== quartz ==
// alu
module alu(OPA, OPB, CIN,INP_VALID, CLK, RST, CMD, CE, MODE, COUT, OFLOW, RES, G, E, L, ERR);
For scale: about 1300 cells after synthesis, about 49 I/O pins, ~10000 um2 of cells after synthesis.
make LEC_CHECK=0 CAP_MARGIN=20 CORE_MARGIN=2 CORE_UTILIZATION=71 CTS_CLUSTER_DIAMETER=392 CTS_CLUSTER_SIZE=99 HOLD_SLACK_MARGIN=0.26 SETUP_SLACK_MARGIN=-0.75 SLEW_MARGIN=20 finish   # period 8.0 ns
run.sh (not shown) runs the stock make flow with config.mk's settings and CLKGATE_MAP_FILE=.
quartz finished every step from synthesis to the final layout, and the layout passed the timing, design-rule and antenna checks.
For juniper, these inputs were changed with respect to quartz:
# quartz
export LEC_CHECK = 0
export CAP_MARGIN = 20
export CORE_MARGIN = 2
export CORE_UTILIZATION = 71
export CTS_CLUSTER_DIAMETER = 392
export CTS_CLUSTER_SIZE = 99
export HOLD_SLACK_MARGIN = 0.26
export SETUP_SLACK_MARGIN = -0.75
export SLEW_MARGIN = 20
create_clock -name core_clock -period 8.0 [get_ports {CLK}]
# juniper
export LEC_CHECK = 0
export ABC_AREA = 1
export CAP_MARGIN = 20
export CELL_PAD_IN_SITES_GLOBAL_PLACEMENT = 2
export CORE_MARGIN = 8
export CORE_UTILIZATION = 40
export CTS_CLUSTER_SIZE = 60
export GPL_TIMING_DRIVEN = 0
export HOLD_SLACK_MARGIN = 0.2
export MAX_ROUTING_LAYER = met4
export MIN_ROUTING_LAYER = met2
export SETUP_SLACK_MARGIN = 0.72
export SLEW_MARGIN = 20
export TNS_END_PERCENT = 55
create_clock -name core_clock -period 8.0 [get_ports {CLK}]
### Flow results
- Number of instances in the placed design: lower on quartz
- The inverter tally of the final layout excluding the clock network number comes out lower for quartz vs juniper.
- Taking quartz as the reference, in juniper number of buffers between clock root and the deepest sink now sits at about the same level; placed cell area now sits higher; aggregate global-route resource usage now sits higher.
- juniper vs quartz: static leakage power up by more than 10%
- More vias were needed by juniper than by quartz.
- Note that the placer's final routability congestion estimate recorded for juniper amounts to 1.05 times the value seen in quartz.
- juniper consumes more power than quartz does.
- quartz reports its critical path's slowest cell as xnor2_1 while juniper reports ha_2.
[inputs] nickel vs juniper
# juniper
export LEC_CHECK = 0
export ABC_AREA = 1
export CAP_MARGIN = 20
export CELL_PAD_IN_SITES_GLOBAL_PLACEMENT = 2
export CORE_MARGIN = 8
export CORE_UTILIZATION = 40
export CTS_CLUSTER_SIZE = 60
export GPL_TIMING_DRIVEN = 0
export HOLD_SLACK_MARGIN = 0.2
export MAX_ROUTING_LAYER = met4
export MIN_ROUTING_LAYER = met2
export SETUP_SLACK_MARGIN = 0.72
export SLEW_MARGIN = 20
export TNS_END_PERCENT = 55
create_clock -name core_clock -period 8.0 [get_ports {CLK}]
# nickel
export LEC_CHECK = 0
export CAP_MARGIN = 40
export CORE_ASPECT_RATIO = 1.88
export CORE_MARGIN = 2
export CORE_UTILIZATION = 56
export CTS_CLUSTER_DIAMETER = 392
export CTS_CLUSTER_SIZE = 99
export HOLD_SLACK_MARGIN = -0.09
export SETUP_SLACK_MARGIN = -0.75
export SLEW_MARGIN = 20
create_clock -name core_clock -period 8.0 [get_ports {CLK}]
Findings:
Synthesized area ended up 3.5% lower on nickel than on juniper. juniper → nickel: sequential share of layout area shows an increase of 0.46 points, clock period minus final worst setup slack shows an increase of 0.094 ns. nickel vs juniper: global-route usage down in nickel. Looking at beginning of the critical path, the OPA[1] result is from juniper; the OPA[3] one comes from nickel. Delta(worst path arrival time, nickel - juniper) > 0.
The inputs of indigo differ from those of nickel as listed below.
# nickel
export LEC_CHECK = 0
export CAP_MARGIN = 40
export CORE_ASPECT_RATIO = 1.88
export CORE_MARGIN = 2
export CORE_UTILIZATION = 56
export CTS_CLUSTER_DIAMETER = 392
export CTS_CLUSTER_SIZE = 99
export HOLD_SLACK_MARGIN = -0.09
export SETUP_SLACK_MARGIN = -0.75
export SLEW_MARGIN = 20
create_clock -name core_clock -period 8.0 [get_ports {CLK}]
# indigo
export LEC_CHECK = 0
export CAP_MARGIN = 20
export CORE_ASPECT_RATIO = 0.5
export CORE_MARGIN = 2
export CORE_UTILIZATION = 59
export CTS_CLUSTER_DIAMETER = 394
export CTS_CLUSTER_SIZE = 100
export SLEW_MARGIN = 20
export TNS_END_PERCENT = 25
create_clock -name core_clock -period 8.0 [get_ports {CLK}]
==> comparison <==
The signal arrival time at the worst endpoint in indigo sits 0.16 ns above the value recorded for nickel. Row design area: indigo higher / nickel lower. Compared with nickel, in indigo power of the sequential group about even, power consumption rose about 4%, first-iteration DRC count rose 58%, wire length rose about 2.4%.

========
## run 1
Starting RTL as in the previous note.
clock: 8.0 ns
lec_check: 0
cap_margin: 30
cell_pad_in_sites_detail_placement: 2
cell_pad_in_sites_global_placement: 1
core_aspect_ratio: 0.76
core_margin: 8
core_utilization: 37
cts_cluster_diameter: 384
cts_cluster_size: 93
gpl_routability_driven: 0
hold_slack_margin: -0.03
setup_slack_margin: -0.62
slew_margin: 20
Setup changes, run 1 to run 2
Settings: swapping -0.03 for -0.09 in HOLD_SLACK_MARGIN; clearing CELL_PAD_IN_SITES_GLOBAL_PLACEMENT, which used to be 1; clearing CORE_ASPECT_RATIO, which used to be 0.76; clearing CELL_PAD_IN_SITES_DETAIL_PLACEMENT, which used to be 2; swapping 30 for 20 in CAP_MARGIN; clearing GPL_ROUTABILITY_DRIVEN, which used to be 0; swapping -0.62 for -0.75 in SETUP_SLACK_MARGIN; swapping 384 for 392 in CTS_CLUSTER_DIAMETER; swapping 37 for 56 in CORE_UTILIZATION; swapping 93 for 99 in CTS_CLUSTER_SIZE; swapping 8 for 2 in CORE_MARGIN.
--- outcome ---
Run 2 completed every stage of the flow, and the final layout passed the timing, design-rule and antenna checks.
Run 2 vs run 1: instance area after placement down
Against run 1, run 2 reports a final cell count that is lower.
Between run 2 and run 1, it is run 2 whose total power after layout is lower, by about 6%.
Going from run 1 to run 2, the filler cell count was found to have gone down by 1525.
[compare] base=run 1 new=run 2: via density per instance went up by about 7%; final instance area went down by 2.0%; sequential share of layout area went up by 0.18 points; site row count went down by 4; non-clock buffer count went down by 12.
Setup WNS run 1 -> run 2: better
Compared to run 1, the routing of run 2 uses less wire.
Origin of the worst setup path = OPB[2]: run 1; origin of the worst setup path = OPB[1]: run 2
Setup changes, run 2 to run 3
Settings: ABC_AREA: unset -> 1; TNS_END_PERCENT: unset -> 55; CORE_UTILIZATION: 56 -> 40; SETUP_SLACK_MARGIN: -0.75 -> 0.72; MAX_ROUTING_LAYER: unset -> met4; CELL_PAD_IN_SITES_GLOBAL_PLACEMENT: unset -> 2; HOLD_SLACK_MARGIN: -0.09 -> 0.2; CTS_CLUSTER_SIZE: 99 -> 60; CTS_CLUSTER_DIAMETER: 392 -> unset.
==> comparison <==
Against run 2 as the reference, run 3 delivers a higher die area. Run 3: amount of wire on met2 after detailed routing higher than run 2. Going from run 2 to run 3, the detailed placer's ending HPWL was found to have gone up by 7200 µm. Wire length: run 3 > run 2. Compared with run 2, the detailed router inserted more vias in run 3. Per the comparison of run 3 with run 2, count of fill cells added during filler insertion now larger; setup slack now larger; y dimension of the die now larger; switching share of total power now larger. Run comparison: run 2 worst setup path endpoint RES_next[14]$_SDFF_PN0_; run 3 worst setup path endpoint RES_next[11]$_SDFF_PN0_.
### run 3 -> run 4
Settings: clearing MAX_ROUTING_LAYER, which used to be met4; clearing HOLD_SLACK_MARGIN, which used to be 0.2; swapping 60 for 100 in CTS_CLUSTER_SIZE; clearing ABC_AREA, which used to be 1; putting CTS_CLUSTER_DIAMETER at 394 where nothing was set; swapping 40 for 63 in CORE_UTILIZATION; clearing CELL_PAD_IN_SITES_GLOBAL_PLACEMENT, which used to be 2; clearing TNS_END_PERCENT, which used to be 55; clearing SETUP_SLACK_MARGIN, which used to be 0.72.
Findings:
- Per the final summary, run 4 finished and its layout is clean on timing, DRC and antenna.
- Row count of multi-input combinational gates: run 4 lower / run 3 higher
- Final period utilization | run 4 above run 3
- Relative to run 3, the logic gate share of total power of run 4 is higher by 0.8 points.
- | power share of the clock group | higher: run 3 |
- Power in the clock group essentially unchanged between run 3 and run 4.
- Run 3 → run 4: number of cells in Yosys stat moved down; placed instance area moved down; width of the chip dropped 21%; non-clock buffer count now larger; post-cts sizing count level.
- Row count, run 4 vs run 3: down by more than 10%
Here is what was changed in the inputs of run 5 compared with run 4.
Settings: CTS_CLUSTER_DIAMETER: 394 -> unset; CORE_UTILIZATION: 63 -> 40; CTS_CLUSTER_SIZE: 100 -> unset.
--- outcome ---
[run 5] peak ir drop on the vdd network rose 3.1% relative to run 4. On met1 usage in global routing, the higher figure sits with run 4, not run 5. The post-route cell area of run 5 was inferior to that of run 4. Looking at routed wire length, run 5 sits about 0.8% above run 4. Between run 4 and run 5, the footprint of the multi-input gates does not differ in any meaningful way. ~same combinational power in run 5 and run 4. Global-route congestion overflow total: run 4 vs run 5 identical. Going from run 4 to run 5, width of the die grows by 25%. ~same arrival time at the worst endpoint in run 5 and run 4.
Input changes introduced in run 6 (baseline for comparison: run 5):
Settings: putting HOLD_SLACK_MARGIN at -0.09 where nothing was set; putting SETUP_SLACK_MARGIN at -0.75 where nothing was set; putting CORE_ASPECT_RATIO at 0.5 where nothing was set; putting CTS_CLUSTER_DIAMETER at 392 where nothing was set; swapping 40 for 56 in CORE_UTILIZATION; putting TNS_END_PERCENT at 65 where nothing was set; putting CTS_CLUSTER_SIZE at 99 where nothing was set.
==> results <==
- Run 5 and run 6 ended up with nearly the same setup slack of the most critical reg-to-reg path.
- Run 6 reached the final stage; the timing, design-rule and antenna checks on its layout passed.
- Looking at the reports, run 5 completed the entire flow and the layout it produced met the timing, design-rule and antenna checks.
- The worst hold slack was comparable across run 5 and run 6.
- Going from run 5 to run 6, proportion of cell area occupied by registers flat, final global-route overflow total saw little to no change.
No activity file was given, so power comes from the tool's default toggle rates.
